==> flow/design.v (excerpt) <==
module distortion_correction #(
    parameter DATA_WIDTH = 16,
    parameter H_RES = 1280,
    parameter V_RES = 720
)(
    input clk,
    input rst_n,
    input [15:0] fx, fy,       
    input [15:0] cx, cy,       
    input [15:0] k1, k2, k3,   
    input valid_params,
    input [DATA_WIDTH-1:0] vin_data,
    input vin_de, vin_vs, vin_hs,
    input [9:0] pixel_x, pixel_y,
    output reg [DATA_WIDTH-1:0] vout_data,
    output reg vout_de, vout_vs, vout_hs,
    input [15:0] ram_rd_data,
    output reg [19:0] ram_rd_addr,
    output reg ram_rd_en
);
    localparam IDLE = 2'b00;
    localparam CALC = 2'b01;
    localparam WAIT = 2'b10;
    localparam OUT  = 2'b11;
    reg [1:0] state, next_state;
    reg signed [15:0] x_norm, y_norm;       
    reg signed [31:0] x2, y2, r2;           
    reg signed [31:0] r4, r6;               
    reg signed [31:0] distortion_factor;    
    reg signed [15:0] x_distorted, y_distorted;   
    reg [9:0] corrected_x, corrected_y;     
    reg [9:0] px_d1, py_d1, px_d2, py_d2;
    reg de_d1, vs_d1, hs_d1;
    reg de_d2, vs_d2, hs_d2;
    reg de_d3, vs_d3, hs_d3;
    reg [2:0] calc_cnt;
    always @(posedge clk or negedge rst_n) begin
        if (!rst_n) begin
            state <= IDLE;
        end else begin
            state <= next_state;
        end
    end
    always @(*) begin
        case (state)
            IDLE: next_state = (vin_de && valid_params) ? CALC : IDLE;
            CALC: next_state = (calc_cnt == 3'd4) ? WAIT : CALC;
            WAIT: next_state = OUT;
            OUT:  next_state = IDLE;
            default: next_state = IDLE;
        endcase
    end
    always @(posedge clk or negedge rst_n) begin
        if (!rst_n) begin
            calc_cnt <= 0;
            x_norm <= 0; y_norm <= 0;
            x2 <= 0; y2 <= 0; r2 <= 0;
            r4 <= 0; r6 <= 0;
            distortion_factor <= 0;
            x_distorted <= 0; y_distorted <= 0;
  ...
make LEC_CHECK=0 CAP_MARGIN=0 CORE_ASPECT_RATIO=0.5 CORE_MARGIN=8 CORE_UTILIZATION=40 CTS_CLUSTER_DIAMETER=62 CTS_CLUSTER_SIZE=10 SLEW_MARGIN=20 finish   # period 20.0 ns
run.sh (not shown) runs the stock make flow with config.mk's settings and CLKGATE_MAP_FILE=.
Next try:
--- a/flow/config.mk
+++ b/flow/config.mk
@@ -8,6 +8,3 @@
-export CAP_MARGIN = 0
-export CORE_ASPECT_RATIO = 0.5
-export CORE_MARGIN = 8
-export CORE_UTILIZATION = 40
-export CTS_CLUSTER_DIAMETER = 62
-export CTS_CLUSTER_SIZE = 10
+export CAP_MARGIN = 20
+export CORE_MARGIN = 2
+export CORE_UTILIZATION = 70
==> flow/constraint.sdc (replaced) <==
create_clock -name core_clock -period 13.0 [get_ports {clk}]
set_input_delay 2.6000 -clock core_clock [delete_from_list [all_inputs] [get_ports {clk}]]
set_output_delay 2.6000 -clock core_clock [all_outputs]
set_load 0.01 [all_outputs]
With this change the flow finished but failed the layout checks on setup timing.
Clock skew rose by 0.011 ns.
Synthesized area does not change.
Final area rose slightly.
Final cell count fell by a little under a tenth.
Non-clock buffer count rose by 421.
Next try:
--- a/flow/config.mk
+++ b/flow/config.mk
@@ -8 +8,2 @@
-export CAP_MARGIN = 20
+export ABC_AREA = 1
+export CAP_MARGIN = 35
@@ -10 +11,6 @@
-export CORE_UTILIZATION = 70
+export CORE_UTILIZATION = 72
+export CTS_CLUSTER_DIAMETER = 206
+export CTS_CLUSTER_SIZE = 15
+export HOLD_SLACK_MARGIN = 0.28
+export PLACE_DENSITY = 0.87
+export SETUP_SLACK_MARGIN = -0.56
==> flow/constraint.sdc (replaced) <==
create_clock -name core_clock -period 9.9 [get_ports {clk}]
set_input_delay 1.9800 -clock core_clock [delete_from_list [all_inputs] [get_ports {clk}]]
set_output_delay 1.9800 -clock core_clock [all_outputs]
set_load 0.01 [all_outputs]
=> The new run finished but fails on setup timing. Final area rose by 5.8%. Worst setup slack got worse by 0.96 ns. Utilization rose by 3.4 points. Wire length rose by 24%. Cell count rose by 16%. Register-to-register slack got worse by 0.96 ns. Critical path depth fell by 16. Maximum frequency rose by 18%.
Next try:
==> flow/config.mk (replaced) <==
export PLATFORM = sky130hd
export DESIGN_NAME = distortion_correction
export DESIGN_NICKNAME = distortion_correction
export VERILOG_FILES = /design/flow/design.v
export SDC_FILE = /design/flow/constraint.sdc
export NUM_CORES = 4
export LEC_CHECK = 0
export CAP_MARGIN = 20
export CORE_MARGIN = 2
export CORE_UTILIZATION = 40
export SETUP_SLACK_MARGIN = 4.79
export SLEW_MARGIN = 20
==> flow/constraint.sdc (replaced) <==
create_clock -name core_clock -period 16.9 [get_ports {clk}]
set_input_delay 3.3800 -clock core_clock [delete_from_list [all_inputs] [get_ports {clk}]]
set_output_delay 3.3800 -clock core_clock [all_outputs]
set_load 0.01 [all_outputs]
Effect:
- The new run ran to the end with no violations
- final area went down by 5.8%
- flip-flop count does not change
- worst setup slack improves by 4.3 ns
- global-route usage went down by 23 points
- count of clock-buffer cells in the layout went up by 17
- non-clock buffer count went down by 662
- routed wire length went down by 15%
- maximum frequency went down by 18%
- final cell count went down by 7.0%
- area after synthesis went down by 3.8%

========
Setup of run 1:
distortion_correction again, from the RTL that the note above started with.
clock: 9.91 ns
lec_check: 0
abc_area: 1
cap_margin: 20
core_margin: 2
core_utilization: 72
hold_slack_margin: -0.08
slew_margin: 20
No crash in run 1: every stage finished, but the layout fails its final checks due to setup timing.
Changes in run 2 relative to run 1:
- HOLD_SLACK_MARGIN: -0.08 -> unset
- CORE_UTILIZATION: 72 -> 36
- ABC_AREA: 1 -> unset
- the clock period (ns, I/O delays scaled along): 9.91 -> 16.9
Results
Run 2 went all the way through synthesis, placement and routing and the layout is clean on timing, DRC and antenna.
In the metrics for run 1 and run 2, the one carrying the higher critical path depth is run 2.
Sequential share of layout area was higher in run 2 than in run 1.
In the metrics for run 1 and run 2, the one carrying the higher end-of-flow core utilization is run 1.
The inputs of run 3 differ from those of run 2 as listed below.
- PLACE_DENSITY_LB_ADDON: unset -> 0.21
- SETUP_SLACK_MARGIN: unset -> 4.05
- CORE_UTILIZATION: 36 -> 23
- MAX_ROUTING_LAYER: unset -> met4
- CORE_ASPECT_RATIO: unset -> 0.62
- CELL_PAD_IN_SITES_DETAIL_PLACEMENT: unset -> 0
- CTS_CLUSTER_DIAMETER: unset -> 327
- the clock period (ns, I/O delays scaled along): 16.9 -> 26.0
## What came out
Run 3: done, clean on timing, DRC and antenna
Taking run 2 as the reference, in run 3 sequential share of layout area went down by 0.17 points, summed area of non-filler cells in the final layout went up by 2.5%, synthesis-to-layout area growth went up by 2.7 points.
Cell total in the yosys stat output came out exactly the same in run 2 and run 3.
Cmp run 2 and run 3 / critical path buffer and inverter count / higher: run 3
Number of instances in the placed design: run 3 > run 2
The inputs of run 4 differ from those of run 3 as listed below.
- a change of CORE_UTILIZATION from 23 to 72
- an added ABC_AREA of 1
- a deleted CELL_PAD_IN_SITES_DETAIL_PLACEMENT that had been 0
- a deleted MAX_ROUTING_LAYER that had been met4
- a deleted CORE_ASPECT_RATIO that had been 0.62
- a deleted PLACE_DENSITY_LB_ADDON that had been 0.21
- a change of SETUP_SLACK_MARGIN from 4.05 to 2.79
- a change of CTS_CLUSTER_DIAMETER from 327 to 223
- a change of CAP_MARGIN from 20 to 15
- a change of the clock period (ns, I/O delays scaled along) from 26.0 to 10.5
Results
- STATUS run=run 4 STAGES=ALL_DONE FINAL_CHECKS=FAILED CAUSE=setup timing
- From run 3 to run 4 the numbers moved as follows: synthesized cell count increased 1924; via count increased by 28% relative to the old numbers; routed length on met1 down 41%; register area was more or less identical.
- Setup WNS run 3 -> run 4: worse
- The path length in cells of the critical path number comes out higher for run 3 vs run 4.
- Highest routing layer actually used = met4: run 3; highest routing layer actually used = met5: run 4
Setup changes, run 4 to run 5
- ABC_AREA removed (was 1)
- CAP_MARGIN changed from 15 to 20
- CTS_CLUSTER_DIAMETER removed (was 223)
- SETUP_SLACK_MARGIN removed (was 2.79)
- CORE_UTILIZATION changed from 72 to 40
- the clock period (ns, I/O delays scaled along) changed from 10.5 to 16.9
## What came out
Run 5 finished end to end and its layout was clean on timing, DRC and antenna.
The run with more routed wire is run 4, not run 5.
Cmp run 5 vs run 4: fraction of the core area occupied by cells at floorplan lower in run 5
Against run 4, run 5 reports a final cell count that is lower.
Relative to run 4, length of the first detailed-routing pass in iterations has gone down in run 5.
Run 5 ends up with lower first-pass GRT wire length than run 4 does.
Cell area (run 5 vs. run 4) decreases by a little under 10%
Run 4 has a lower minimum clock period after layout than run 5.
Compared with run 4, run 5 shows worst slew margin relative to its limit higher by 3.5 points.
Re sequential share of layout area: run 5 and run 4 aren't equal, and the higher value belongs to run 5.

========
Setup of run A:
distortion_correction again, from the RTL that the note above started with.
Design distortion_correction, start of the top module:
module distortion_correction #(
    parameter DATA_WIDTH = 16,
    parameter H_RES = 1280,
    parameter V_RES = 720
)(
    input clk,
    input rst_n,
    input [15:0] fx, fy,       
    input [15:0] cx, cy,       
    input [15:0] k1, k2, k3,   
    input valid_params,
    input [DATA_WIDTH-1:0] vin_data,
    input vin_de, vin_vs, vin_hs,
    input [9:0] pixel_x, pixel_y,
    output reg [DATA_WIDTH-1:0] vout_data,
    output reg vout_de, vout_vs, vout_hs,
    input [15:0] ram_rd_data,
    output reg [19:0] ram_rd_addr,
    output reg ram_rd_en
);
    localparam IDLE = 2'b00;
    localparam CALC = 2'b01;
    localparam WAIT = 2'b10;
    localparam OUT  = 2'b11;
    reg [1:0] state, next_state;
    reg signed [15:0] x_norm, y_norm;       
    reg signed [31:0] x2, y2, r2;           
    reg signed [31:0] r4, r6;               
    reg signed [31:0] distortion_factor;    
    reg signed [15:0] x_distorted, y_distorted;   
    reg [9:0] corrected_x, corrected_y;     
    reg [9:0] px_d1, py_d1, px_d2, py_d2;
    reg de_d1, vs_d1, hs_d1;
    reg de_d2, vs_d2, hs_d2;
    reg de_d3, vs_d3, hs_d3;
    reg [2:0] calc_cnt;
    always @(posedge clk or negedge rst_n) begin
        if (!rst_n) begin
            state <= IDLE;
        end else begin
            state <= next_state;
        end
    end
    always @(*) begin
        case (state)
            IDLE: next_state = (vin_de && valid_params) ? CALC : IDLE;
            CALC: next_state = (calc_cnt == 3'd4) ? WAIT : CALC;
            WAIT: next_state = OUT;
            OUT:  next_state = IDLE;
            default: next_state = IDLE;
        endcase
    end
    always @(posedge clk or negedge rst_n) begin
        if (!rst_n) begin
            calc_cnt <= 0;
            x_norm <= 0; y_norm <= 0;
            x2 <= 0; y2 <= 0; r2 <= 0;
            r4 <= 0; r6 <= 0;
            distortion_factor <= 0;
            x_distorted <= 0; y_distorted <= 0;
            corrected_x <= 0; corrected_y <= 0;
        end else begin
            case (state)
                IDLE: begin
                    calc_cnt <= 0;
                    if (vin_de && valid_params) begin
                        x_norm <= (pixel_x - cx);
                        y_norm <= (pixel_y - cy);
                    end
                end
                CALC: begin
  ...
clock: 9.9 ns
lec_check: 0
abc_area: 1
cap_margin: 35
core_margin: 2
core_utilization: 72
cts_cluster_diameter: 206
cts_cluster_size: 15
hold_slack_margin: 0.28
place_density: 0.87
setup_slack_margin: -0.56
slew_margin: 40
Final checks on run A, whose flow otherwise completed, came back failing, citing negative setup slack.
What run B does differently from run A at the input level:
Settings: a deleted PLACE_DENSITY that had been 0.87; a change of CAP_MARGIN from 35 to 20; a deleted SETUP_SLACK_MARGIN that had been -0.56; a deleted CTS_CLUSTER_SIZE that had been 15; a deleted HOLD_SLACK_MARGIN that had been 0.28; a change of SLEW_MARGIN from 40 to 20; a deleted ABC_AREA that had been 1; a change of CORE_UTILIZATION from 72 to 52; a deleted CTS_CLUSTER_DIAMETER that had been 206; a change of the clock period (ns, I/O delays scaled along) from 9.9 to 11.4.
### Flow results
Run A → run B: first-iteration DRC count fell 49%. When run B is measured against run A, its fill cell instance count of the final layout turns out about 90% higher. Of the runs run A and run B, none of them finished clean. Run B finished all stages; layout check result: FAIL, due to negative setup slack. Of run A and run B, the run reporting the lower clock-buffer cell count was run A.
For run C, these inputs were changed with respect to run B:
Settings: an added CTS_CLUSTER_SIZE of 10; a change of CAP_MARGIN from 20 to 0; a change of CORE_UTILIZATION from 52 to 40; an added CTS_CLUSTER_DIAMETER of 62; a change of the clock period (ns, I/O delays scaled along) from 11.4 to 20.0.
Notes after the runs:
- Lower wire length on met3 goes to run B over run C.
- In run C, the hold slack came out 0.0080 ns above the value in run B.
- Re number of instances resized during post-cts repair: run B and run C aren't equal, and the higher value belongs to run B.
- When the final numbers for run B and run C were put side by side, the first-pass iteration count of the detailed router turned out to be greater in run B.
- Run C did not stop at any stage, and its layout met the timing, DRC and antenna checks.
- Run B -> run C: routed metal-1 wire length decreased slightly
- Across both runs, routed wire length was lower for run C than for run B.
- Area of placed instances (run C vs. run B) decreases by a few percent
Here is what was changed in the inputs of run D compared with run C.
Settings: PLACE_DENSITY_LB_ADDON newly set to 0.01; CORE_UTILIZATION changed from 40 to 72; CTS_CLUSTER_DIAMETER removed (was 62); CAP_MARGIN changed from 0 to 20; SETUP_SLACK_MARGIN newly set to 3.81; CTS_CLUSTER_SIZE removed (was 10); the clock period (ns, I/O delays scaled along) changed from 20.0 to 12.8.
Results
In run D the implementation ran to completion but is not tape-out ready, as the final checks report negative setup slack.
Compared run D against run C; total cells reported by yosys after synthesis within noise.
Summary of run D over run C: synthesized area stayed essentially flat, buffers plus inverters on the worst setup path increased by 19 relative to the old numbers.
Modified inputs, run E compared to run D
Settings: SETUP_SLACK_MARGIN: 3.81 -> unset; ABC_AREA: unset -> 1; CORE_UTILIZATION: 72 -> 70; PLACE_DENSITY_LB_ADDON: 0.01 -> unset; CTS_CLUSTER_DIAMETER: unset -> 223; the clock period (ns, I/O delays scaled along): 12.8 -> 10.5.
--- outcome ---
- The final report for run E shows a completed flow and a layout that fails verification, specifically negative setup slack.
- Compared to run D, run E was floorplanned on a bigger die.
- Slew of the pin with the lowest slew margin: run E vs run D up 0.089 ns
- From run D to run E the numbers moved as follows: final cycle utilization of the critical path up 3.3 points; sequential cell area about even.
- Synthesized netlist net count: lower on run D
- Run D → run E: wire length on met3 went up by about 24%, clock network latency to the later pin of the worst-skew pair went down, number of core rows picked up an extra 4.

========
## job 9462
distortion_correction again, from the RTL that the note above started with.
clock: 20.0 ns
lec_check: 0
cap_margin: 0
core_aspect_ratio: 0.5
core_margin: 8
core_utilization: 40
cts_cluster_diameter: 62
cts_cluster_size: 10
hold_slack_margin: 0.29
slew_margin: 20
tns_end_percent: 80
Job 9462 finished every stage and its layout cleared the timing, DRC and antenna checks.
--- input diff job 9462..job 7858 ---
Settings: SETUP_SLACK_MARGIN newly set to 2.33; CAP_MARGIN changed from 0 to 20; HOLD_SLACK_MARGIN changed from 0.29 to -0.04; CORE_MARGIN changed from 8 to 2; CORE_ASPECT_RATIO removed (was 0.5); ABC_AREA newly set to 1; TNS_END_PERCENT changed from 80 to 10; CORE_UTILIZATION changed from 40 to 72; CTS_CLUSTER_DIAMETER changed from 62 to 347; the clock period (ns, I/O delays scaled along) changed from 20.0 to 9.6.
## What came out
The final report for job 7858 shows a completed flow and a layout that fails verification, specifically setup timing.
Every stage of the flow completed for job 9462, and the final layout passed the timing, DRC and antenna checks.
Count of library flops with an enable pin: job 7858 vs job 9462 identical
What job 2869 does differently from job 7858 at the input level:
Settings: a change of CTS_CLUSTER_DIAMETER from 347 to 223; a change of SETUP_SLACK_MARGIN from 2.33 to -0.51; a change of CAP_MARGIN from 20 to 15; a deleted TNS_END_PERCENT that had been 10; a change of HOLD_SLACK_MARGIN from -0.04 to 0.08; a deleted CTS_CLUSTER_SIZE that had been 10; a change of the clock period (ns, I/O delays scaled along) from 9.6 to 9.41.
[summary]
Status for job 2869 and job 7858: no clean run. Complete run, failing final checks: job 7858, reason setup timing. Status job 2869: flow complete, layout not clean - setup timing. Comparing job 2869 with job 7858, the total via count after detailed routing came out essentially unchanged. | fraction of standard cell area that is sequential | job 2869 vs job 7858 | ≈ equal |. Looking only at pin count of the biggest net entering global routing, and setting everything else aside, the higher value of job 2869 and job 7858 goes to job 2869. Changes observed in job 2869 relative to job 7858: fmax went up; number of nets in the final layout did not really move. Global-route wire length before repair was lower in the run labelled job 2869. Across both runs, smallest hold slack was lower for job 2869 than for job 7858. Against job 7858, design area in job 2869 fell slightly. Per the comparison of job 2869 with job 7858, initial antenna violation count went up by 3.
--- input diff job 2869..job 6522 ---
Settings: SETUP_SLACK_MARGIN now -0.56, was -0.51; PLACE_DENSITY now 0.87, previously not set; HOLD_SLACK_MARGIN now -0.04, was 0.08; CAP_MARGIN now 35, was 15; CTS_CLUSTER_DIAMETER now 206, was 223; CTS_CLUSTER_SIZE now 15, previously not set; the clock period (ns, I/O delays scaled along) now 9.9, was 9.41.
Findings:
Every stage of job 6522 finished as expected; the final checks, on the other hand, flagged setup timing, which means the layout fails. Changes observed in job 6522 relative to job 2869: number of endpoints failing setup at the final stage lost 3, shortest period the worst path allows lost 0.057 ns. The lower final RePlAce weighted congestion came out of job 2869. As of job 6522, critical path depth had fallen by more than 10% compared to job 2869. Iteration count of the initial detailed-routing pass, job 2869 and job 6522, lower one = job 6522. When the final numbers for job 2869 and job 6522 were put side by side, the highest clock rate turned out to be greater in job 6522.
The inputs of job 3126 differ from those of job 6522 as listed below.
Settings: PLACE_DENSITY: 0.87 -> unset; HOLD_SLACK_MARGIN: -0.04 -> 0.28; PLACE_DENSITY_LB_ADDON: unset -> 0.01.
--- outcome ---
The runs compared here, job 6522 and job 3126, all ended either early or with open violations. | job 6522 | all stages done | FAIL | setup timing |. From the logs: job 3126 reached the end of the flow and failed the layout checks with setup timing. Job 3126 -> job 6522: design area flat. Going from job 6522 to job 3126, count of cell instances traversed by the critical path now larger, sequential share of layout area did not really move, met1 layer wirelength in the final routing fell by about 3.6%, combinational share of cell area now sits at about the same level, post-CTS setup buffer count moved down. Job 6522 has a lower final worst-path cycle share than job 3126.
